==> job 8548 <==
// ALU_STAGE
module ALU_STAGE (
  input clock_in,
  input [31:0] a_in,
  input [31:0] b_in,
  input [3:0] uop_in,
  output [31:0] result_out
);
reg [31:0] a_q;
reg [31:0] b_q;
reg [3:0] uop_q;
reg [31:0] result_q;
wire [31:0] alu_result;
ALU #(.DATA_WIDTH(32)) alu0 (
  .a_data_in(a_q),
  .b_data_in(b_q),
  .uop_in(uop_q),
  .result_out(alu_result)
);
always @(posedge clock_in) begin
  a_q <= a_in;
  b_q <= b_in;
  uop_q <= uop_in;
  result_q <= alu_result;
end
assign result_out = result_q;
endmodule
make LEC_CHECK=0 ABC_AREA=0 CAP_MARGIN=35 CORE_ASPECT_RATIO=0.87 CORE_MARGIN=2 CORE_UTILIZATION=72 CTS_CLUSTER_DIAMETER=191 CTS_CLUSTER_SIZE=17 MIN_ROUTING_LAYER=met1 SETUP_SLACK_MARGIN=-0.01 SLEW_MARGIN=20 TNS_END_PERCENT=45 finish   # period 1.37 ns
run.sh (not shown) runs the stock make flow with config.mk's settings and CLKGATE_MAP_FILE=.
==> inputs of job 393, as changes to job 8548 <==
ABC_AREA = 1   (was 0)
CAP_MARGIN = 20   (was 35)
CELL_PAD_IN_SITES_GLOBAL_PLACEMENT = 2   (was not set)
CORE_ASPECT_RATIO = not set   (was 0.87)
CORE_MARGIN = 10   (was 2)
CORE_UTILIZATION = 45   (was 72)
CTS_CLUSTER_DIAMETER = 365   (was 191)
CTS_CLUSTER_SIZE = 98   (was 17)
MIN_ROUTING_LAYER = not set   (was met1)
PLACE_DENSITY = 0.39   (was not set)
SETUP_SLACK_MARGIN = not set   (was -0.01)
TNS_END_PERCENT = not set   (was 45)
==> flow/constraint.sdc (replaced) <==
create_clock -name core_clock -period 4.0 [get_ports {clock_in}]
set_input_delay 0.8000 -clock core_clock [delete_from_list [all_inputs] [get_ports {clock_in}]]
set_output_delay 0.8000 -clock core_clock [all_outputs]
set_load 0.01 [all_outputs]
==> qor summary <==
Core Rows: job 393 61; job 8548 41
Dominant cell type by area after synthesis: job 393 sky130_fd_sc_hd__nand2_1; job 8548 sky130_fd_sc_hd__dfxtp_1
Area fraction in and, or, nand and nor cells: job 393 0.503; job 8548 0.184
Dominant cell by count in the synthesized netlist: job 393 sky130_fd_sc_hd__nand2_1; job 8548 sky130_fd_sc_hd__nor2_1
Aoi share: job 393 0.0992; job 8548 0.302
Arithmetic-cell share of the synthesized area counting full adders, half adders and majority gates: job 393 0.101; job 8548 0.118
Die span in y: job 393 188 µm; job 8548 118 µm
Yosys cell count: job 393 2351; job 8548 1425
Sequential element share of the synthesized area: job 393 0.158; job 8548 0.185
Post-Syn Area: job 393 12700 µm²; job 8548 10800 µm²
Registers, synthesis: job 393 100; job 8548 100
Chip Footprint: job 393 35200 µm²; job 8548 16000 µm²
Yosys Chip Area: job 393 12700 µm²; job 8548 10800 µm²
Synthesized netlist cell count: job 393 2351; job 8548 1425
Avg Cell Area, Syn: job 393 5.38 µm²; job 8548 7.59 µm²
Number of nets at floorplan: job 393 2521; job 8548 1595
Core outline area: job 393 27800 µm²; job 8548 14600 µm²
X dimension of the die: job 393 188 µm; job 8548 135 µm
Fraction of synthesized cell area in xor and xnor cells: job 393 0.00208; job 8548 0.00324
Ys Warns: job 393 2; job 8548 2
Count of distinct cell types in the synthesized netlist: job 393 40; job 8548 89
Area share of the leading cell type in the synthesized netlist: job 393 0.249; job 8548 0.185
Run status: job 393 did not finish; job 8548 did not finish
Stage where the flow stopped: job 393 3_3_place_gp; job 8548 3_5_place_dp
Initial Utilization: job 393 0.456; job 8548 0.740
Multiplexer area fraction after synthesis: job 393 0; job 8548 0.137
Commonest register cell after synthesis: job 393 sky130_fd_sc_hd__dfxtp_1; job 8548 sky130_fd_sc_hd__dfxtp_1


==> build 71 <==
==> flow/design.v <==
module ALU_STAGE (
  input clock_in,
  input [31:0] a_in,
  input [31:0] b_in,
  input [3:0] uop_in,
  output [31:0] result_out
);
reg [31:0] a_q;
reg [31:0] b_q;
reg [3:0] uop_q;
reg [31:0] result_q;
wire [31:0] alu_result;
ALU #(.DATA_WIDTH(32)) alu0 (
  .a_data_in(a_q),
  .b_data_in(b_q),
  .uop_in(uop_q),
  .result_out(alu_result)
);
always @(posedge clock_in) begin
  a_q <= a_in;
  b_q <= b_in;
  uop_q <= uop_in;
  result_q <= alu_result;
end
assign result_out = result_q;
endmodule

module ALU
  #(parameter DATA_WIDTH = 32)(
    input [DATA_WIDTH-1:0]  a_data_in,  
    input [DATA_WIDTH-1:0]  b_data_in,  
    input [3:0]             uop_in,
    output reg [DATA_WIDTH-1:0] result_out
);
always@(*) begin
  case(uop_in)
    4'b0000: result_out = a_data_in + b_data_in;
    4'b0001: result_out = a_data_in - b_data_in;
    4'b0010: result_out = a_data_in|b_data_in;
    4'b0011: result_out = a_data_in&b_data_in;
    4'b0100: result_out = a_data_in^b_data_in;
    4'b1000: result_out = a_data_in;
    4'b1001: result_out = b_data_in;
    4'b1010: result_out = ($signed(a_data_in)<$signed(b_data_in))?32'd1:32'd0;
    4'b1011: result_out = (a_data_in<b_data_in)?32'd1:32'd0;
    4'b1101: result_out = $signed(a_data_in) >>> b_data_in[4:0];
    4'b1110: result_out = a_data_in >> b_data_in[4:0];
    4'b1111: result_out = a_data_in << b_data_in[4:0];
    default: result_out = 32'h00000000;
  endcase
end
endmodule
==> flow/run.sh <==
#!/bin/bash
# the make line also repeats each setting of config.mk as NAME=value (left out here)
make -C /OpenROAD-flow-scripts/flow DESIGN_CONFIG=/design/flow/config.mk WORK_HOME=/design/flow/orfs CLKGATE_MAP_FILE= finish
==> flow/config.mk <==
export PLATFORM = sky130hd
export DESIGN_NAME = ALU_STAGE
export DESIGN_NICKNAME = ALU_STAGE
export VERILOG_FILES = /design/flow/design.v
export SDC_FILE = /design/flow/constraint.sdc
export NUM_CORES = 4
export LEC_CHECK = 0
export CAP_MARGIN = 20
export CELL_PAD_IN_SITES_GLOBAL_PLACEMENT = 2
export CORE_MARGIN = 2
export CORE_UTILIZATION = 40
export CTS_CLUSTER_DIAMETER = 365
export CTS_CLUSTER_SIZE = 98
export PLACE_DENSITY_LB_ADDON = 0.3
export SETUP_SLACK_MARGIN = -0.29
export SLEW_MARGIN = 20
export TNS_END_PERCENT = 5
==> flow/constraint.sdc <==
create_clock -name core_clock -period 4.0 [get_ports {clock_in}]
set_input_delay 0.8000 -clock core_clock [delete_from_list [all_inputs] [get_ports {clock_in}]]
set_output_delay 0.8000 -clock core_clock [all_outputs]
set_load 0.01 [all_outputs]
==> inputs of build 45, as changes to build 71 <==
Settings changed: CELL_PAD_IN_SITES_DETAIL_PLACEMENT set to 1, CELL_PAD_IN_SITES_GLOBAL_PLACEMENT 2 to not set, CORE_ASPECT_RATIO set to 0.64, CORE_UTILIZATION 40 to 16, CTS_CLUSTER_DIAMETER 365 to 136, CTS_CLUSTER_SIZE 98 to 54, GPL_TIMING_DRIVEN set to 0, MIN_ROUTING_LAYER set to met2, PLACE_DENSITY_LB_ADDON 0.3 to not set, SETUP_SLACK_MARGIN -0.29 to not set, SLEW_MARGIN 20 to 5, TNS_END_PERCENT 5 to 15.
==> summary of the runs <==
- In build 45 the fmax is smaller than in build 71, by about 10%.
- Build 45 completed and failed the layout checks on negative setup slack. Build 71 finished with timing, DRC and antenna clean.
- In area after synthesis, build 45 and build 71 do not differ.
- In build 71 the non-clock buffer count is lower than in build 45, by 67.
- Between build 45 and build 71, the lower global-route usage is in build 71 (gap 1.3 points).
- Of build 71 and build 45, build 45 has the higher die area (gap 59%, measured against build 45).
- Critical path depth: build 45 is lower than build 71 (2).
- In build 45 the count of clock-buffer cells in the layout is lower than in build 71, by 1.
==> figures <==
quantity	build 45	build 71
Status	finished with violations	no timing/DRC/antenna violations
Layout check failures	negative setup slack	-
Leak Pwr	5.43 nW	5.28 nW
Sequential power share	0.302	0.324
Core ar.	0.0670 mm^2	0.0267 mm^2
Worst slew margin relative to its limit	0.0513	0.284
Worst clock skew on the final layout	15.2 ps	14.3 ps
Overall Global Routing Usage	0.340	0.327
Actual transition at the worst max-transition pin	1420 ps	1070 ps
F_max	243 MHz	270 MHz
Min-Delay Startpoint	b_q[10]	b_q[3]
Initial antenna violation count	1	3
Number of setup buffers added after CTS	6	0
Area share of buffers outside the clock network	0.128	0.119
Clock latency on the worst-skew pair	450 ps	370 ps
Setup Slack @ Placement	-1530 ps	363 ps
Tightest hold margin	633 ps	566 ps


==> quartz <==
// ALU_STAGE: RTL as listed in full above, without the edits since
export LEC_CHECK = 0
export ABC_AREA = 1
export CAP_MARGIN = 35
export CORE_MARGIN = 2
export CORE_UTILIZATION = 56
export HOLD_SLACK_MARGIN = 0.29
export MIN_ROUTING_LAYER = met1
export SETUP_SLACK_MARGIN = 0.12
export SLEW_MARGIN = 20
export TNS_END_PERCENT = 45
create_clock -name core_clock -period 2.14 [get_ports {clock_in}]
==> inputs of xenon, as changes to quartz <==
- CAP_MARGIN: 35 -> 40
- CORE_ASPECT_RATIO: not set -> 0.7
- CORE_UTILIZATION: 56 -> 72
- CTS_CLUSTER_DIAMETER: not set -> 374
- CTS_CLUSTER_SIZE: not set -> 100
- HOLD_SLACK_MARGIN: 0.29 -> not set
- MIN_ROUTING_LAYER: met1 -> not set
- PLACE_DENSITY_LB_ADDON: not set -> 0.0
- SETUP_SLACK_MARGIN: 0.12 -> not set
- TNS_END_PERCENT: 45 -> not set
==> flow/constraint.sdc (replaced) <==
create_clock -name core_clock -period 2.68 [get_ports {clock_in}]
set_input_delay 0.5360 -clock core_clock [delete_from_list [all_inputs] [get_ports {clock_in}]]
set_output_delay 0.5360 -clock core_clock [all_outputs]
set_load 0.01 [all_outputs]
==> inputs of maple, as changes to quartz <==
- CAP_MARGIN: 35 -> 20
- CORE_ASPECT_RATIO: not set -> 0.5
- CORE_UTILIZATION: 56 -> 72
- CTS_CLUSTER_DIAMETER: not set -> 353
- CTS_CLUSTER_SIZE: not set -> 100
- HOLD_SLACK_MARGIN: 0.29 -> not set
- MIN_ROUTING_LAYER: met1 -> not set
- PLACE_DENSITY: not set -> 0.38
- SETUP_SLACK_MARGIN: 0.12 -> 0.44
- TNS_END_PERCENT: 45 -> 5
==> flow/constraint.sdc (replaced) <==
create_clock -name core_clock -period 1.46 [get_ports {clock_in}]
set_input_delay 0.2920 -clock core_clock [delete_from_list [all_inputs] [get_ports {clock_in}]]
set_output_delay 0.2920 -clock core_clock [all_outputs]
set_load 0.01 [all_outputs]
==> inputs of willow, as changes to quartz <==
- ABC_AREA: 1 -> not set
- CAP_MARGIN: 35 -> 20
- CORE_UTILIZATION: 56 -> 71
- CTS_CLUSTER_DIAMETER: not set -> 28
- CTS_CLUSTER_SIZE: not set -> 87
- HOLD_SLACK_MARGIN: 0.29 -> -0.08
- MIN_ROUTING_LAYER: met1 -> not set
- SETUP_SLACK_MARGIN: 0.12 -> 0.17
- TNS_END_PERCENT: 45 -> 5
==> flow/constraint.sdc (replaced) <==
create_clock -name core_clock -period 3.16 [get_ports {clock_in}]
set_input_delay 0.6320 -clock core_clock [delete_from_list [all_inputs] [get_ports {clock_in}]]
set_output_delay 0.6320 -clock core_clock [all_outputs]
set_load 0.01 [all_outputs]
==> qor summary <==
metric                                                   xenon           quartz               maple           willow
Status                                         failed layout checks  failed layout checks      did not finish  failed layout checks
Failing step                                                 -                -  detailed placement                -
Violated checks                                   setup timing     setup timing                   -     setup timing
Power density over cell area                        403 nW/µm²       457 nW/µm²                   -       353 nW/µm²
Power drawn by the sequential cells                    1.72 mW          2.14 mW                   -          1.47 mW
Max_cap viols                                                0                0                   -                0
Worst reg2reg path endpoint                       result_q[11]     result_q[12]                   -     result_q[29]
CP Data Required Time                                  2.94 ns          2.40 ns                   -          3.43 ns
Number of standard-cell rows in the floorplan               40               55                  34               45
Met1 wire length                                      18400 µm         22000 µm                   -         14200 µm
Mux share of post-synthesis cell area                       0%               0%                  0%            13.7%
DP Worst Slack                                       0.0782 ns        -0.353 ns                   -        -0.131 ns
Total congestion overflow                                    0                0                   -                0
Crit end category                                         flop             flop                   -             flop
Type of origin of the critical path                       flop             flop                   -             flop
Power and IR drop assume default switching activity.
